## logarithm
module logarithm #(
	parameter n = 16,
	parameter m = 24,
	parameter k = 5 ,
	parameter p = 24
) (
	input        clk  ,  
	input        reset,  
	input        start,
	input  [0:n] x    ,
	output [1:p] y    ,
	output reg   done
);
Size in the first run: roughly 2,800 cells after synthesis, about 62 flip-flops, ~45 I/O pins.
Settings: LEC_CHECK=0, ABC_AREA=1, CAP_MARGIN=20, CORE_MARGIN=2, CORE_UTILIZATION=66, CTS_CLUSTER_DIAMETER=44, CTS_CLUSTER_SIZE=72, HOLD_SLACK_MARGIN=0.29, SLEW_MARGIN=20; clock period 8.37 ns.
run.sh (not shown) runs the stock make flow with config.mk's settings and CLKGATE_MAP_FILE=.
Rerun with:
Settings changed: ABC_AREA 1 to not set, CORE_UTILIZATION 66 to 71, CTS_CLUSTER_SIZE 72 to 31, HOLD_SLACK_MARGIN 0.29 to not set, PLACE_DENSITY set to 0.65.
The changed run produced a clean layout.
Cell count fell by 20%.
Die size fell by 13%.
Synthesized area fell by 7.2%.
Synthesized cell count fell by 22%.
Cell area fell by 7.0%.
Register-to-register slack is worse by 760 ps.
Worst setup slack is worse by 760 ps.
Rerun with:
Settings changed: ABC_AREA set to 1, CORE_UTILIZATION 71 to 72, CTS_CLUSTER_SIZE 31 to 76, PLACE_DENSITY 0.65 to not set.
First-iteration DRC count grows by well over a third.
Count of clock-buffer cells in the layout stays the same.
Cell count grows by a quarter to a third.
Non-clock buffer count shrinks by 11.
Setup slack improved by 580 ps.
Synthesized cell count grows by a quarter to a third.
Routed wire length grows by roughly a tenth.
Utilization grows by 0.35 points.
Sequential share of layout area shrinks by 0.46 points.
Rerun with:
Settings changed: ABC_AREA 1 to not set, CORE_UTILIZATION 72 to 40, CTS_CLUSTER_DIAMETER 44 to not set, CTS_CLUSTER_SIZE 76 to not set.
Clock period 8.37 ns to 9.0 ns, I/O delays scaled along.
Setup slack is worse by 88 ps.
Wire length goes down by a little under a tenth.
Core utilization goes down by 33 points.
Sequential cell count is unchanged.
Fmax goes down by a little under a tenth.
Synthesized area goes down by a little under a tenth.
Global-route usage goes down by 17 points.
Register-to-register slack is worse by 90 ps.
Non-clock buffer count goes up by 6.
Critical path depth goes up by 1.
Rerun with:
Settings changed: ABC_AREA set to 1, CELL_PAD_IN_SITES_GLOBAL_PLACEMENT set to 2, CTS_CLUSTER_DIAMETER set to 342, CTS_CLUSTER_SIZE set to 99, PLACE_DENSITY_LB_ADDON set to 0.3, SETUP_SLACK_MARGIN set to 2.68, TNS_END_PERCENT set to 10.
Effect: Final area is higher by about 16%. Die area rises by 7.6%. Routed wire length goes up by about 23%. Global-route usage came out higher by 3.0 points. Register-to-register slack gets better by 1700 ps. Non-clock buffer count rises by 74.

== v21 ==
Starting RTL as in the previous note.
## logarithm
module logarithm #(
	parameter n = 16,
	parameter m = 24,
	parameter k = 5 ,
	parameter p = 24
) (
	input        clk  ,  
	input        reset,  
	input        start,
	input  [0:n] x    ,
	output [1:p] y    ,
	output reg   done
);
Settings: LEC_CHECK=0, CAP_MARGIN=20, CORE_MARGIN=2, CORE_UTILIZATION=66, CTS_CLUSTER_DIAMETER=44, SLEW_MARGIN=20; clock period 8.37 ns.
Per the final summary, v21 finished and its layout is clean on timing, DRC and antenna.
Changes in v11 relative to v21:
Settings: CTS_CLUSTER_DIAMETER now 219, was 44; CORE_UTILIZATION now 70, was 66; SETUP_SLACK_MARGIN now 0.87, previously not set; the clock period (ns, I/O delays scaled along) now 2.94, was 8.37.
[summary]
- Completing all stages was not enough for v11: its layout failed the final checks because of negative setup slack.
- Reported for v11 and v21, max capacitance violation total turned out identical to the last digit.
- Relative to v21, the flop share of the area of v11 is lower by 1.1 points.
- v11 vs. v21: die size now sits lower, growth of design area from synthesis to finish now sits higher, first-iteration DRC count now sits higher.
For v42, these inputs were changed with respect to v11:
Settings: PLACE_DENSITY newly set to 0.41; CTS_CLUSTER_DIAMETER removed (was 219); CORE_UTILIZATION changed from 70 to 72; ABC_AREA newly set to 1; SETUP_SLACK_MARGIN changed from 0.87 to 0.39; the clock period (ns, I/O delays scaled along) changed from 2.94 to 7.3.
[summary]
Looking at the reports, v42 completed the entire flow and the layout it produced met the timing, DRC and antenna checks. Status v11: flow complete, layout not clean - negative setup slack. From v11 to v42 the numbers moved as follows: length of routed met2 wiring fell by 2.8%, area growth from synthesis to layout fell by 19 points, peak fanout along the critical path rose by 5. Critical path depth was higher in the run labelled v42. Routed via count of v42 exceeds that of v11 by a few percent. AND-OR/OR-AND share of the synthesized area sits lower in v42 than in v11. v42 reports its first element of the critical path as z[6]$_DFFE_PN0P_ while v11 reports z[18]$_DFFE_PN0P_. In the reports for v11 and v42, the smaller final cell area excluding filler cells belongs to v42. Setup slack, v11 and v42: larger value in v42. Type of the worst min-delay path = reg -> reg: v42; type of the worst min-delay path = in -> async: v11.
--- input diff v42..v8 ---
Settings: a deleted PLACE_DENSITY that had been 0.41; a change of SETUP_SLACK_MARGIN from 0.39 to 1.63; a deleted ABC_AREA that had been 1; an added PLACE_DENSITY_LB_ADDON of 0.0; a change of the clock period (ns, I/O delays scaled along) from 7.3 to 8.03.
### Flow results
v8: PASS, flow complete, no timing, DRC or antenna violations. v8 gives more worst hold slack than v42 did. Instance count along the most critical hold path: v8 vs v42 down 1. Data-path buffer share of cell area in the final layout ends up higher on v8. For the utilization, v8 came in 6.4 points higher than v42 did. v42 and v8 ended up with roughly the same clock-cell share of area. Compared v8 vs v42, and area fraction in full adders, half adders and majority gates is up in v8. Post-route minimum period, v8 and v42: smaller value in v42.
Input-level comparison between v56 and v8:
Settings: ABC_AREA now 1, previously not set; SETUP_SLACK_MARGIN no longer set, was 1.63; PLACE_DENSITY_LB_ADDON no longer set, was 0.0; the clock period (ns, I/O delays scaled along) now 7.3, was 8.03.
Notes after the runs:
Where via count is concerned, v8 is better than v56. Of v56 and v8, the lower instance count after placement with tap cells included belongs to v8. Run comparison: v8 highest-delay cell along the critical path sky130_fd_sc_hd__fa_1; v56 highest-delay cell along the critical path sky130_fd_sc_hd__dfrtp_1. Delta(worst hold slack after final layout, v56 - v8) < 0. Against v8 as the reference, v56 delivers a higher area after synthesis. v8 reports its end point of the critical path as z[21]$_DFFE_PN0P_ while v56 reports z[22]$_DFFE_PN0P_. v56 vs v8: area of the core up by a little under 10%. Overall fraction of global-route tracks in use was higher in v8 than in v56. v56 reached the final stage; the timing, DRC and antenna checks on its layout passed.

Starting RTL as in the previous note.
Design logarithm, start of the top module:
module logarithm #(
	parameter n = 16,
	parameter m = 24,
	parameter k = 5 ,
	parameter p = 24
) (
	input        clk  ,  
	input        reset,  
	input        start,
	input  [0:n] x    ,
	output [1:p] y    ,
	output reg   done
);
Settings: LEC_CHECK=0, ABC_AREA=1, CAP_MARGIN=20, CELL_PAD_IN_SITES_DETAIL_PLACEMENT=0, CORE_MARGIN=2, CORE_UTILIZATION=72, CTS_CLUSTER_DIAMETER=301, CTS_CLUSTER_SIZE=77, GPL_TIMING_DRIVEN=1, HOLD_SLACK_MARGIN=0.25, MIN_ROUTING_LAYER=met1, PLACE_DENSITY_LB_ADDON=0.07, SLEW_MARGIN=20; clock period 6.56 ns.
The starting point finished but failed the layout checks on negative setup slack.
Edit:
Settings changed: ABC_AREA 1 to not set, CELL_PAD_IN_SITES_DETAIL_PLACEMENT 0 to not set, CTS_CLUSTER_DIAMETER 301 to not set, CTS_CLUSTER_SIZE 77 to 82, GPL_TIMING_DRIVEN 1 to not set, HOLD_SLACK_MARGIN 0.25 to not set, MIN_ROUTING_LAYER met1 to not set, PLACE_DENSITY_LB_ADDON 0.07 to 0.0, SETUP_SLACK_MARGIN set to 2.3.
Clock period 6.56 ns to 8.03 ns, I/O delays scaled along.
The new run finished with timing, DRC and antenna clean.
Cell area drops by 6.3%.
Hold slack improves by 0.019 ns.
Non-clock buffer count drops by 56.
Core utilization increases by 0.40 points.
Clock skew is about the same.
Via count went down by about 19%.
Setup slack gets better by 1.1 ns.
Maximum frequency fell by 5.0%.
Edit:
Settings changed: SETUP_SLACK_MARGIN 2.3 to 2.06, TNS_END_PERCENT set to 35.
Clock period 8.03 ns to 7.02 ns, I/O delays scaled along.
After rerunning: With this change the flow completed, yet does not pass: negative setup slack; die area does not change; first-iteration DRC count came out higher by 19%; utilization stays flat; synthesized cell count stays the same; routed wire length increases by 5.1%; clock skew is about the same; via count is higher by 1.3%; setup slack got worse by 1.5 ns; critical path depth does not change.
Edit:
Settings changed: CAP_MARGIN 20 to 40, CTS_CLUSTER_SIZE 82 to not set, SETUP_SLACK_MARGIN 2.06 to not set, TNS_END_PERCENT 35 to not set.
Clock period 7.02 ns to 6.93 ns, I/O delays scaled along.
Result: The changed run finished with negative setup slack left. Worst setup slack gains 0.22 ns. Wire length shrinks by 3.4%.

Setup of run A:
The RTL this note starts from:
==> flow/design.v <==
module logarithm #(
	parameter n = 16,
	parameter m = 24,
	parameter k = 5 ,
	parameter p = 24
) (
	input        clk  ,  
	input        reset,  
	input        start,
	input  [0:n] x    ,
	output [1:p] y    ,
	output reg   done
);
	reg [2:0] current_state;
	reg [2:0] next_state   ;
	wire      z_gt2        ;
	wire      i_positive   ;
	reg [2:0] sel_z        ;
	reg       load_z       ;
	reg       sel_i        ;
	reg       load_i       ;
	reg       shift_y      ;
	reg  [  m+1:0] z           ;
	wire [  m+1:0] trunc_square;
	wire [  m+1:0] trunc_div   ;
	wire [  m+1:0] z_input     ;
	reg  [  k-1:0] i           ;
	wire [  k-1:0] i_input     ;
	wire [  k-1:0] i_minus_1   ;
	reg  [    1:p] yy          ;
	wire [    m:0] mult_in     ;
	wire [2*m+1:0] mult_out    ;
	assign z_input = (sel_z == 2'd00) ?  {1'b0, x, {(m-n){1'd0}}} :
	(sel_z == 2'd01) ? 	trunc_square :
	trunc_div;
	assign mult_in     = z[m:0];
	assign mult_out     = mult_in * mult_in;
	assign trunc_square = mult_out[2*m+1:m];
	assign trunc_div    = {1'd0, z[m+1:1]};
	always @(posedge clk or negedge reset) begin : proc_z
		if(~reset) begin
			z <= 0;
		end else begin
			if (load_z == 1'b1)
				z <= z_input;
		end
	end
	assign i_input = sel_i ? i_minus_1 : p;
	assign i_minus_1 = i - 1;
	wire [15:0] binary_p = p;
	always @(posedge clk or negedge reset) begin : proc_i
		if(~reset) begin
			i <= 0;
		end else begin
			if (load_i == 1'b1)
				i <= i_input;
		end
	end
	always @(posedge clk or negedge reset) begin : proc_yy
		if(~reset) begin
			yy <= 0;
		end else begin
			if (shift_y == 1'b1)
				yy <= {yy[2:p], z[m+1]};
		end
	end
	always @(posedge clk or negedge reset) begin : proc_current_state
		if(~reset) begin
			current_state <= 0;
		end else begin
			current_state <= next_state;
		end
	end
	assign i_positive = i ? 1 : 0;
	assign z_gt2 = z[m+1];
	assign y = yy;
	always @(*) begin
		next_state = current_state;
		case (current_state)
			3'd0 : begin
				if (~start)
					next_state = 3'd1;
			end
			3'd1 : begin
				if (start)
					next_state = 3'd2;
			end
			3'd2 : begin
				next_state = 3'd3;
			end
			3'd3 : begin
				next_state = 3'd4;
			end
			3'd4 : begin
				if (z_gt2)
					next_state = 3'd5;
				else
					next_state = 3'd6;
			end
			3'd5 : begin
				next_state = 3'd6;
			end
			3'd6 : begin
				if (i_positive)
					next_state = 3'd3;
				else
					next_state = 3'd0;
			end
			default : next_state = 3'd0;
		endcase
	end
	always @(*) begin
		case (current_state)
			3'd0, 3'd1: begin
				sel_z   = 2'b00;
				load_z  = 1'b0;
				sel_i   = 1'b0;
				load_i  = 1'b0;
				shift_y = 1'b0;
				done    = 1'b1;
			end
			3'd2 : begin
				sel_z   = 2'b00;
				load_z  = 1'b1;
				sel_i   = 1'b0;
				load_i  = 1'b1;
				shift_y = 1'b0;
				done    = 1'b0;
			end
			3'd3 : begin
				sel_z   = 2'b01;
				load_z  = 1'b1;
				sel_i   = 1'b1;
				load_i  = 1'b1;
				shift_y = 1'b0;
				done    = 1'b0;
			end
			3'd4 : begin
				sel_z   = 2'b00;
				load_z  = 1'b0;
				sel_i   = 1'b0;
				load_i  = 1'b0;
				shift_y = 1'b1;
				done    = 1'b0;
			end
			3'd5 : begin
				sel_z   = 2'b10;
				load_z  = 1'b1;
				sel_i   = 1'b0;
				load_i  = 1'b0;
				shift_y = 1'b0;
				done    = 1'b0;
			end
			3'd6 : begin
				sel_z   = 2'b00;
				load_z  = 1'b0;
				sel_i   = 1'b0;
				load_i  = 1'b0;
				shift_y = 1'b0;
				done    = 1'b0;
			end
			default : begin
				sel_z   = 2'b00;
				load_z  = 1'b0;
				sel_i   = 1'b0;
				load_i  = 1'b0;
				shift_y = 1'b0;
				done    = 1'b0;
			end
		endcase
	end
endmodule
clock: 7.99 ns
lec_check: 0
abc_area: 0
cap_margin: 20
cell_pad_in_sites_detail_placement: 2
cell_pad_in_sites_global_placement: 1
core_margin: 2
core_utilization: 61
cts_cluster_diameter: 45
cts_cluster_size: 29
gpl_timing_driven: 0
max_routing_layer: met4
min_routing_layer: met2
setup_slack_margin: 2.16
slew_margin: 35
In the summary table, run A is marked failed, with error DPL-0033 raised in detailed placement (3_5_place_dp).
diff inputs: run A => run B
- SLEW_MARGIN: 35 -> 25
- CELL_PAD_IN_SITES_DETAIL_PLACEMENT: 2 -> 1
- GPL_ROUTABILITY_DRIVEN: unset -> 0
- CTS_CLUSTER_SIZE: 29 -> 43
- PLACE_DENSITY_LB_ADDON: unset -> 0.21
Findings:
- What ended run B was a tool error in clock tree synthesis (4_1_cts); the run never finished.
- Reported for run A and run B, flop and latch count out of synthesis turned out identical to the last digit.
- Comparing run A against run B, there is no change at all in row count.
- For share of the yosys chip area belonging to registers, run A and run B come out practically identical.
- Status: core area parity (run B, run A)
- Delta (run B minus run A): number of nets in the synthesized netlist held; summed instance area of the synthesized netlist held.
- Vertical extent of the die: run B vs run A, no meaningful difference
- Diff run A..run B | post-synthesis cell type count | unchanged
- Comparing run B against run A, there is no change at all in synthesized cell count.
## Diff of input files: run C against run B
- PLACE_DENSITY_LB_ADDON removed (was 0.21)
- CELL_PAD_IN_SITES_DETAIL_PLACEMENT changed from 1 to 0
- MIN_ROUTING_LAYER changed from met2 to met1
- CELL_PAD_IN_SITES_GLOBAL_PLACEMENT removed (was 1)
- HOLD_SLACK_MARGIN newly set to 0.25
- SLEW_MARGIN changed from 25 to 35
- GPL_ROUTABILITY_DRIVEN removed (was 0)
- CTS_CLUSTER_SIZE changed from 43 to 29
- GPL_TIMING_DRIVEN changed from 0 to 1
Findings:
Run C completed; timing, DRC and antenna clean
Starting utilization of the core area came out exactly the same in run B and run C.
The area reported by Yosys stat on run B is in line with that on run C.
[compare] base=run B new=run C: worst slack at placement increased by 290 ps relative to the old numbers, count of placed standard cells including taps went down about 1%.
Sort run B and run C by post-placement cell area, ascending, and run C comes first.
Area after synthesis essentially unchanged between run C and run B.
### run C -> run D
- TNS_END_PERCENT now 5, previously not set
- SETUP_SLACK_MARGIN now 1.0, was 2.16
- MAX_ROUTING_LAYER no longer set, was met4
- PLACE_DENSITY_LB_ADDON now 0.07, previously not set
- SLEW_MARGIN now 20, was 35
- CORE_UTILIZATION now 72, was 61
- ABC_AREA now 1, was 0
- CTS_CLUSTER_DIAMETER now 301, was 45
- CTS_CLUSTER_SIZE now 77, was 29
- the clock period (ns, I/O delays scaled along) now 5.73, was 7.99
==> results <==
In run D the implementation ran to completion but is not tape-out ready, as the final checks report negative setup slack.
Run D vs. run C: worst hold path depth rose by 1, final clock period utilization by the worst path rose by 36 points.
In the tables for run D and run C, via count reads lower with run C.
The higher non-clock buffer count of run D and run C is in run D.
Delta(yosys stat cell total, run D - run C) > 0
Final standard cell count with taps included and fillers excluded | run D above run C
Run C → run D: total area of sequential cells moved down, cell area up about 9%, worst setup slack -2360 ps, count of clock-buffer cells in the layout went up by 1.
## Diff of input files: run E against run D
- CTS_CLUSTER_DIAMETER no longer set, was 301
- GPL_TIMING_DRIVEN no longer set, was 1
- PLACE_DENSITY_LB_ADDON no longer set, was 0.07
- CELL_PAD_IN_SITES_DETAIL_PLACEMENT no longer set, was 0
- TNS_END_PERCENT no longer set, was 5
- HOLD_SLACK_MARGIN no longer set, was 0.25
- ABC_AREA no longer set, was 1
- SETUP_SLACK_MARGIN no longer set, was 1.0
- CORE_UTILIZATION now 64, was 72
- MIN_ROUTING_LAYER no longer set, was met1
- CTS_CLUSTER_SIZE no longer set, was 77
- the clock period (ns, I/O delays scaled along) now 8.17, was 5.73
### Flow results
Although it ran to completion, run D produced a layout that fails the final checks because of negative setup slack. Run E: PASS, flow complete, no timing, DRC or antenna violations. End of the critical path: z[21] -> run E, z[12] -> run D. Run E vs. run D: number of cells in the finished layout apart from fillers moved down; routability congestion estimate fell 0.050. Run E: global router's overall resource usage 16 points below run D. Against run D, run E comes in 13 points lower on area added between synthesis and finish. NOTE: core utilization at floorplan in run E falls short of that of run D. A cell with the largest stage delay on the worst path of dfrtp_1 is what run E shows, while fa_1 belongs to run D. Routed wire in run E totals less than in run D. Run E against run D; amount of wire on met2 after detailed routing is down by more than a quarter. Of run D and run E, the lower core box area belongs to run D. Against run D, run E reports a count of different cell masters after synthesis that is higher. Worst hold margin delta (run E − run D): favourable.
